onyx:
## matmul_top
module matmul_top
#(
    parameter BITS = 8,
    parameter DIM = 4
)
(
    input clk, rst_n, en,
    input [$clog2(DIM):0] m, n, p,
    input [DIM*DIM*BITS-1:0] mat_a,
    input [DIM*DIM*BITS-1:0] mat_b,
    output [DIM*DIM*BITS-1:0] mat_c,
    output done
);
make LEC_CHECK=0 CAP_MARGIN=20 CORE_MARGIN=2 CORE_UTILIZATION=68 CTS_CLUSTER_DIAMETER=28 CTS_CLUSTER_SIZE=36 PLACE_DENSITY=0.6 SETUP_SLACK_MARGIN=1.16 SLEW_MARGIN=20 finish   # period 8.37 ns
run.sh (not shown) runs the stock make flow with config.mk's settings and CLKGATE_MAP_FILE=.
onyx | ERROR | global routing (5_1_grt)
#### Input delta (fjord over onyx)
- PLACE_DENSITY no longer set, was 0.6
- SETUP_SLACK_MARGIN no longer set, was 1.16
- CTS_CLUSTER_DIAMETER no longer set, was 28
- MAX_ROUTING_LAYER now met4, previously not set
- CORE_UTILIZATION now 64, was 68
- the clock period (ns, I/O delays scaled along) now 7.33, was 8.37
Notes after the runs:
fjord: it failed during global routing (5_1_grt), and the tool reported GRT-0116. Core outline area: fjord vs onyx up 5.6%. fjord does worse than onyx on area enclosed by the die boundary. fjord -> onyx: post-synthesis cell count delta 0, exact match.
The inputs of lagoon differ from those of fjord as listed below.
- a deleted CTS_CLUSTER_SIZE that had been 36
- a deleted MAX_ROUTING_LAYER that had been met4
- a change of CORE_UTILIZATION from 64 to 63
- an added PLACE_DENSITY of 0.6
- an added SETUP_SLACK_MARGIN of 1.16
- a change of the clock period (ns, I/O delays scaled along) from 7.33 to 8.37
==> comparison <==
- fjord and lagoon: one clean run, lagoon; the rest did not finish clean.
- The log for fjord ends in global routing (5_1_grt) with error GRT-0116, so the run never completed.
- Count of placed standard cells including taps in lagoon is about 2% lower than in fjord
- The post-CTS repair timing setup buffer count of lagoon is lower than that of fjord.
- Relative to fjord, post-CTS resize count has decreased by about 45% in lagoon.
- lagoon vs fjord: placer's final routability congestion estimate down in lagoon
- fjord and lagoon ended up with roughly the same yosys synthesis chip area.
- Total die size was lower in the run labelled fjord.

* * *

Starting RTL as in the previous note.
Design matmul_top, start of the top module:
module matmul_top
#(
    parameter BITS = 8,
    parameter DIM = 4
)
(
    input clk, rst_n, en,
    input [$clog2(DIM):0] m, n, p,
    input [DIM*DIM*BITS-1:0] mat_a,
    input [DIM*DIM*BITS-1:0] mat_b,
    output [DIM*DIM*BITS-1:0] mat_c,
    output done
);
MATMUL #(.BITS(BITS), .DIM(DIM)) u_matmul (
    .clk(clk), .rst_n(rst_n), .en(en),
    .m(m), .n(n), .p(p),
    .matrixDataA(mat_a), .matrixDataB(mat_b),
    .dataOut(mat_c), .done(done)
);
endmodule
==> flow/config.mk <==
export PLATFORM = sky130hd
export DESIGN_NAME = matmul_top
export DESIGN_NICKNAME = matmul_top
export VERILOG_FILES = /design/flow/design.v
export SDC_FILE = /design/flow/constraint.sdc
export NUM_CORES = 4
export LEC_CHECK = 0
export CAP_MARGIN = 20
export CORE_MARGIN = 2
export CORE_UTILIZATION = 68
export CTS_CLUSTER_DIAMETER = 200
export CTS_CLUSTER_SIZE = 36
export MAX_ROUTING_LAYER = met4
export SETUP_SLACK_MARGIN = 1.64
export SLEW_MARGIN = 20
==> flow/constraint.sdc <==
create_clock -name core_clock -period 5.63 [get_ports {clk}]
set_input_delay 1.1260 -clock core_clock [delete_from_list [all_inputs] [get_ports {clk}]]
set_output_delay 1.1260 -clock core_clock [all_outputs]
set_load 0.01 [all_outputs]
The first run died in 5_1_grt, error GRT-0116.
Edit:
CTS_CLUSTER_DIAMETER = not set   (was 200)
MAX_ROUTING_LAYER = not set   (was met4)
SETUP_SLACK_MARGIN = not set   (was 1.64)
clock period = 7.12 ns   (was 5.63 ns; I/O delays follow)
Outcome: The new run did not get past 5_1_grt with GRT-0232. Die size does not change. Synthesized cell count stays the same. Area after synthesis stays the same.
Edit:
CORE_UTILIZATION = 63   (was 68)
CTS_CLUSTER_SIZE = not set   (was 36)
MAX_ROUTING_LAYER = met4   (was not set)
SETUP_SLACK_MARGIN = 1.99   (was not set)
clock period = 7.33 ns   (was 7.12 ns; I/O delays follow)
This time the run reached the layout checks and failed them: negative setup slack.
Die size increases by 7.8%.
Synthesized area does not change.
Synthesized cell count stays the same.
Edit:
CORE_UTILIZATION = 22   (was 63)
MAX_ROUTING_LAYER = not set   (was met4)
PLACE_DENSITY = 0.6   (was not set)
SETUP_SLACK_MARGIN = not set   (was 1.99)
clock period = 10.1 ns   (was 7.33 ns; I/O delays follow)
=> Now the flow completed without violations. Setup slack gets better by 1100 ps. Wire length decreases by 16%. Final cell count went up by 21%. Critical path depth falls by 5. Core utilization goes down by 53 points.

* * *

Starting RTL as in the previous note.
## matmul_top
module matmul_top
#(
    parameter BITS = 8,
    parameter DIM = 4
)
(
    input clk, rst_n, en,
    input [$clog2(DIM):0] m, n, p,
    input [DIM*DIM*BITS-1:0] mat_a,
    input [DIM*DIM*BITS-1:0] mat_b,
    output [DIM*DIM*BITS-1:0] mat_c,
    output done
);
MATMUL #(.BITS(BITS), .DIM(DIM)) u_matmul (
    .clk(clk), .rst_n(rst_n), .en(en),
    .m(m), .n(n), .p(p),
    .matrixDataA(mat_a), .matrixDataB(mat_b),
    .dataOut(mat_c), .done(done)
);
endmodule
Settings: LEC_CHECK=0, CAP_MARGIN=20, CORE_MARGIN=2, CORE_UTILIZATION=68, CTS_CLUSTER_DIAMETER=31, CTS_CLUSTER_SIZE=36, MAX_ROUTING_LAYER=met4, SETUP_SLACK_MARGIN=1.99, SLEW_MARGIN=20; clock period 7.33 ns.
The baseline stopped in global routing with GRT-0116.
Rerun with:
Settings changed: CORE_UTILIZATION 68 to 65, CTS_CLUSTER_DIAMETER 31 to not set, CTS_CLUSTER_SIZE 36 to not set, MAX_ROUTING_LAYER met4 to not set, PLACE_DENSITY set to 0.6, SETUP_SLACK_MARGIN 1.99 to -0.55.
Clock period 7.33 ns to 6.84 ns, I/O delays scaled along.
Outcome: With this change the flow ran to the end with violations: negative setup slack. Area after synthesis does not change. Die size came out higher by 4.6%. Synthesized cell count is unchanged.
Rerun with:
Settings changed: CORE_UTILIZATION 65 to 70, CTS_CLUSTER_SIZE set to 36, MAX_ROUTING_LAYER set to met4, PLACE_DENSITY 0.6 to not set, SETUP_SLACK_MARGIN -0.55 to not set.
Clock period 6.84 ns to 7.33 ns, I/O delays scaled along.
Now the flow stopped in global routing, error GRT-0116.
Area after synthesis is unchanged.
Die size is lower by 7.1%.
Synthesized cell count stays the same.
Rerun with:
Settings changed: CORE_MARGIN 2 to 6, CORE_UTILIZATION 70 to 17, CTS_CLUSTER_SIZE 36 to not set, MAX_ROUTING_LAYER met4 to not set.
Clock period 7.33 ns to 11.0 ns, I/O delays scaled along.
Effect: Now the flow finished with timing, DRC and antenna clean. Area after synthesis does not change. Die area rose to 4.2 times its value. Synthesized cell count does not change.
Rerun with:
Settings changed: CORE_ASPECT_RATIO set to 0.5, CORE_MARGIN 6 to 2, CORE_UTILIZATION 17 to 72, CTS_CLUSTER_DIAMETER set to 363, CTS_CLUSTER_SIZE set to 95, PLACE_DENSITY set to 0.6.
Clock period 11.0 ns to 5.17 ns, I/O delays scaled along.
This time the run ended with an error in global routing.
Die area drops by well over a third.
Area after synthesis does not change.
Synthesized cell count is unchanged.

* * *

job 9177:
The RTL this note starts from:
==> flow/design.v <==
module tpumac
    #(parameter BITS_AB=8,
    parameter BITS_C=16)
    (
    input clk, rst_n, WrEn, en,
    input signed [BITS_AB-1:0] Ain,
    input signed [BITS_AB-1:0] Bin,
    input signed [BITS_C-1:0] Cin,
    output reg signed [BITS_AB-1:0] Aout,
    output reg signed [BITS_AB-1:0] Bout,
    output reg signed [BITS_C-1:0] Cout
    );
    logic signed [BITS_C-1:0] AxB, CPAB;
    always_ff @(posedge clk, negedge rst_n) begin
        if (!rst_n) begin
            Aout <= 0;
            Bout <= 0;
        end else if (en) begin
            Aout <= Ain;
            Bout <= Bin;
        end
    end
    always_ff @(posedge clk, negedge rst_n) begin
        if (!rst_n) begin
            Cout <= 0;
        end else if (WrEn) begin
            Cout <= Cin;
        end else if (en) begin
            Cout <= CPAB;
        end 
    end
    always_comb begin
        AxB = Ain * Bin;
        CPAB = AxB + Cout;
    end
endmodule
module systolic_array
#(
parameter BITS = 8,
parameter DIM = 32
)
(
input clk,rst_n,en,
input [DIM-1:0][BITS-1:0] A,
input [DIM-1:0][BITS-1:0] B,
output [DIM-1:0][DIM-1:0][BITS*2-1:0] Cout
);
logic [DIM-1:0][DIM-1:0][BITS-1:0] MACAin, MACBin, MACAout, MACBout;
logic [DIM-1:0][DIM-1:0][BITS*2-1:0] MACCout;
assign Cout = MACCout;
genvar gi, gj;
generate
    for (gi = 0 ; gi < DIM ; gi++) begin : row
        for (gj = 0 ; gj < DIM ; gj++) begin : col
            tpumac #(.BITS_AB(BITS), .BITS_C(BITS*2)) iDUT (
                .clk(clk), .rst_n(rst_n), .WrEn(1'b0), .en(en),
                .Ain(MACAin[gi][gj]), .Bin(MACBin[gi][gj]), .Cin({(BITS*2){1'b0}}),
                .Aout(MACAout[gi][gj]), .Bout(MACBout[gi][gj]), .Cout(MACCout[gi][gj])
            );
        end
    end
endgenerate
always_comb begin : ABCManager
    for (int i = 0 ; i < DIM ; i++) begin
        MACAin[i][0] = A[i];
        MACBin[0][i] = B[i];
    end
    for (int i = 0 ; i < DIM ; i++) begin
        for (int j = 1 ; j < DIM ; j++) begin
            MACAin[i][j] = MACAout[i][j-1];
        end
    end
    for (int i = 1 ; i < DIM ; i++) begin
        for (int j = 0 ; j < DIM ; j++) begin
            MACBin[i][j] = MACBout[i-1][j]; 
        end
    end
end
endmodule
module layoutA
#(
    parameter BITS = 8,  
    parameter DIM = 32  
)
(
    input [DIM-1:0][DIM-1:0][BITS-1:0] INA,
    input [$clog2(DIM):0] m, n, 
    output logic [DIM-1:0][DIM*2-2:0][BITS-1:0] OUTA
);
always_comb begin : ConnectionsA
    for (int row = 0 ; row < DIM ; row++) begin
        for (int col = 0 ; col < DIM*2-1 ; col++) begin
            if (col >= DIM*2-1-n-row && col <= DIM*2-2-row && row < m) begin
                OUTA[row][col] = INA[row][DIM*2-2-col-row];
            end else begin
                OUTA[row][col] = 0;
            end
        end
    end
end
endmodule
module layoutB
#(
    parameter BITS = 8,  
    parameter DIM = 32  
)
(
    input [DIM-1:0][DIM-1:0][BITS-1:0] INB,
    input [$clog2(DIM):0] n, p, 
    output logic [DIM*2-2:0][DIM-1:0][BITS-1:0] OUTB
);
always_comb begin : ConnectionsB
    for (int row = 0 ; row < DIM ; row++) begin
        for (int col = 0 ; col < DIM*2-1 ; col++) begin
            if (col >= DIM*2-1-n-row && col <= DIM*2-2-row && row < p) begin
                OUTB[col][row] = INB[DIM*2-2-col-row][row];
            end else begin
                OUTB[col][row] = 0;
            end
        end
    end
end
endmodule
module MATMUL 
#(
    parameter BITS = 8,  
    parameter DIM = 32  
)
(
    input clk, rst_n, en,
    input [$clog2(DIM):0] m, n, p,
    input [DIM-1:0][DIM-1:0][BITS-1:0] matrixDataA,
    input [DIM-1:0][DIM-1:0][BITS-1:0] matrixDataB,
    output logic [DIM-1:0][DIM-1:0][BITS-1:0] dataOut,
    output logic done
);
logic [$clog2(DIM*4):0] count;
logic [DIM-1:0][BITS-1:0] Ain, Bin;
logic [DIM-1:0][DIM-1:0][BITS*2-1:0] Cout;
logic [DIM-1:0][DIM*2-2:0][BITS-1:0] OUTA;
logic [DIM*2-2:0][DIM-1:0][BITS-1:0] OUTB;
layoutA #(.BITS(BITS), .DIM(DIM))
LayoutADUT (.INA(matrixDataA),.m(m),.n(n),.OUTA(OUTA));
layoutB #(.BITS(BITS), .DIM(DIM))
LayoutBDUT (.INB(matrixDataB),.n(n),.p(p),.OUTB(OUTB));
systolic_array #(.BITS(BITS), .DIM(DIM))
SysArrayDUT (.clk(clk), .rst_n(rst_n), .en(en), .A(Ain), .B(Bin), .Cout(Cout));
always @(posedge clk, negedge rst_n) begin
    if (!rst_n) begin
        count <= 0;
    end else if (done) begin
        count <= 0;
    end else if (en == 1) begin
        count <= count + 1;
    end
end
always_comb begin : DataFeeder
    for (int i = 0 ; i < DIM ; i++) begin
        if (count <= DIM*2-2) begin
            Ain[i] = OUTA[i][DIM*2-2-count];
            Bin[i] = OUTB[DIM*2-2-count][i];
        end else begin
            Ain[i] = 0;
            Bin[i] = 0;
        end
    end
    for (int i = 0 ; i < DIM ; i++) begin
        for (int j = 0 ; j < DIM ; j++) begin
            dataOut[i][j] = Cout[i][j] >> BITS;  
        end
    end
end
always_comb begin : howdone
    done = count == m+n+p-2 ? 1 : 0;
end
endmodule
module matmul_top
#(
    parameter BITS = 8,
    parameter DIM = 4
)
(
    input clk, rst_n, en,
    input [$clog2(DIM):0] m, n, p,
    input [DIM*DIM*BITS-1:0] mat_a,
    input [DIM*DIM*BITS-1:0] mat_b,
    output [DIM*DIM*BITS-1:0] mat_c,
    output done
);
MATMUL #(.BITS(BITS), .DIM(DIM)) u_matmul (
    .clk(clk), .rst_n(rst_n), .en(en),
    .m(m), .n(n), .p(p),
    .matrixDataA(mat_a), .matrixDataB(mat_b),
    .dataOut(mat_c), .done(done)
);
endmodule
export LEC_CHECK = 0
export CAP_MARGIN = 20
export CORE_MARGIN = 2
export CORE_UTILIZATION = 71
export CTS_CLUSTER_SIZE = 35
export SETUP_SLACK_MARGIN = 2.61
export SLEW_MARGIN = 20
create_clock -name core_clock -period 8.86 [get_ports {clk}]
Tool error GRT-0116 stopped job 9177 during global routing; no final results.
For job 9139, these inputs were changed with respect to job 9177:
- an added PLACE_DENSITY of 0.6
- a deleted SETUP_SLACK_MARGIN that had been 2.61
- a change of CORE_UTILIZATION from 71 to 40
- a deleted CTS_CLUSTER_SIZE that had been 35
- a change of the clock period (ns, I/O delays scaled along) from 8.86 to 10.1
==> comparison <==
Job 9139: PASS, flow complete, no timing, DRC or antenna violations. Job 9139 vs. job 9177: post-synthesis share of cell area spent on xor and xnor gates flat; number of CTS-inserted buffers up 11; number of clock sinks flat; total cell area at the placement stage down 2.4%; initial standard-cell utilization of the core down 31 points. The cell area after synthesis of job 9139 and that of job 9177 are within noise of each other. Measured against each other, job 9177 and job 9139 differ in global placement routability congestion, the higher figure coming from job 9177. Job 9139 vs job 9177: chip width up. Looking only at standard-cell row count, and setting everything else aside, the higher value of job 9177 and job 9139 goes to job 9139. Relative to job 9177, job 9139 degrades overall chip area.
## Diff of input files: job 2096 against job 9139
- CORE_UTILIZATION: 40 -> 67
- CTS_CLUSTER_SIZE: unset -> 36
- MAX_ROUTING_LAYER: unset -> met4
- PLACE_DENSITY: 0.6 -> unset
- the clock period (ns, I/O delays scaled along): 10.1 -> 7.33
### Flow results
Side by side, pre-placement core utilization turned out higher in job 2096 than in job 9139.
Cell area after synthesis: job 9139 vs job 2096, no meaningful difference
In job 2096, the worst slack at placement came out 1790 ps below the value in job 9139.
In the tables for job 9139 and job 2096, count of instances resized after the clock tree is built reads higher with job 2096.
| number of unique standard cell types used by synthesis | job 2096 vs job 9139 | ≈ equal |
TritonCTS buffer count in job 2096 vs job 9139: down about 18%
Job 2096 vs. job 9139: Yosys chip area did not really move; die area went down.
Job 2096 got as far as global routing, where a tool error ended the run.
What job 9382 does differently from job 2096 at the input level:
- TNS_END_PERCENT: unset -> 5
- PLACE_DENSITY: unset -> 0.8
- CTS_CLUSTER_SIZE: 36 -> unset
- MAX_ROUTING_LAYER: met4 -> unset
- CORE_UTILIZATION: 67 -> 72
- the clock period (ns, I/O delays scaled along): 7.33 -> 8.86
==> results <==
Job 9382 never completed, since it errored out during global routing.
Diff job 9382..job 2096 | clock buffer count from CTS | unchanged
Summary of job 9382 over job 2096: number of buffers inserted to repair setup after CTS moved down, synthesized area level, overall die width moved down.
Placed wire-length estimate: lower on job 9382
As far as area fraction in full adders, half adders and majority gates is concerned, job 2096 and job 9382 perform about the same.
The lower worst setup slack after placement came out of job 2096.
Job 9382 vs. job 2096: area of the die saw a decrease, cell count after placement saw a decrease.
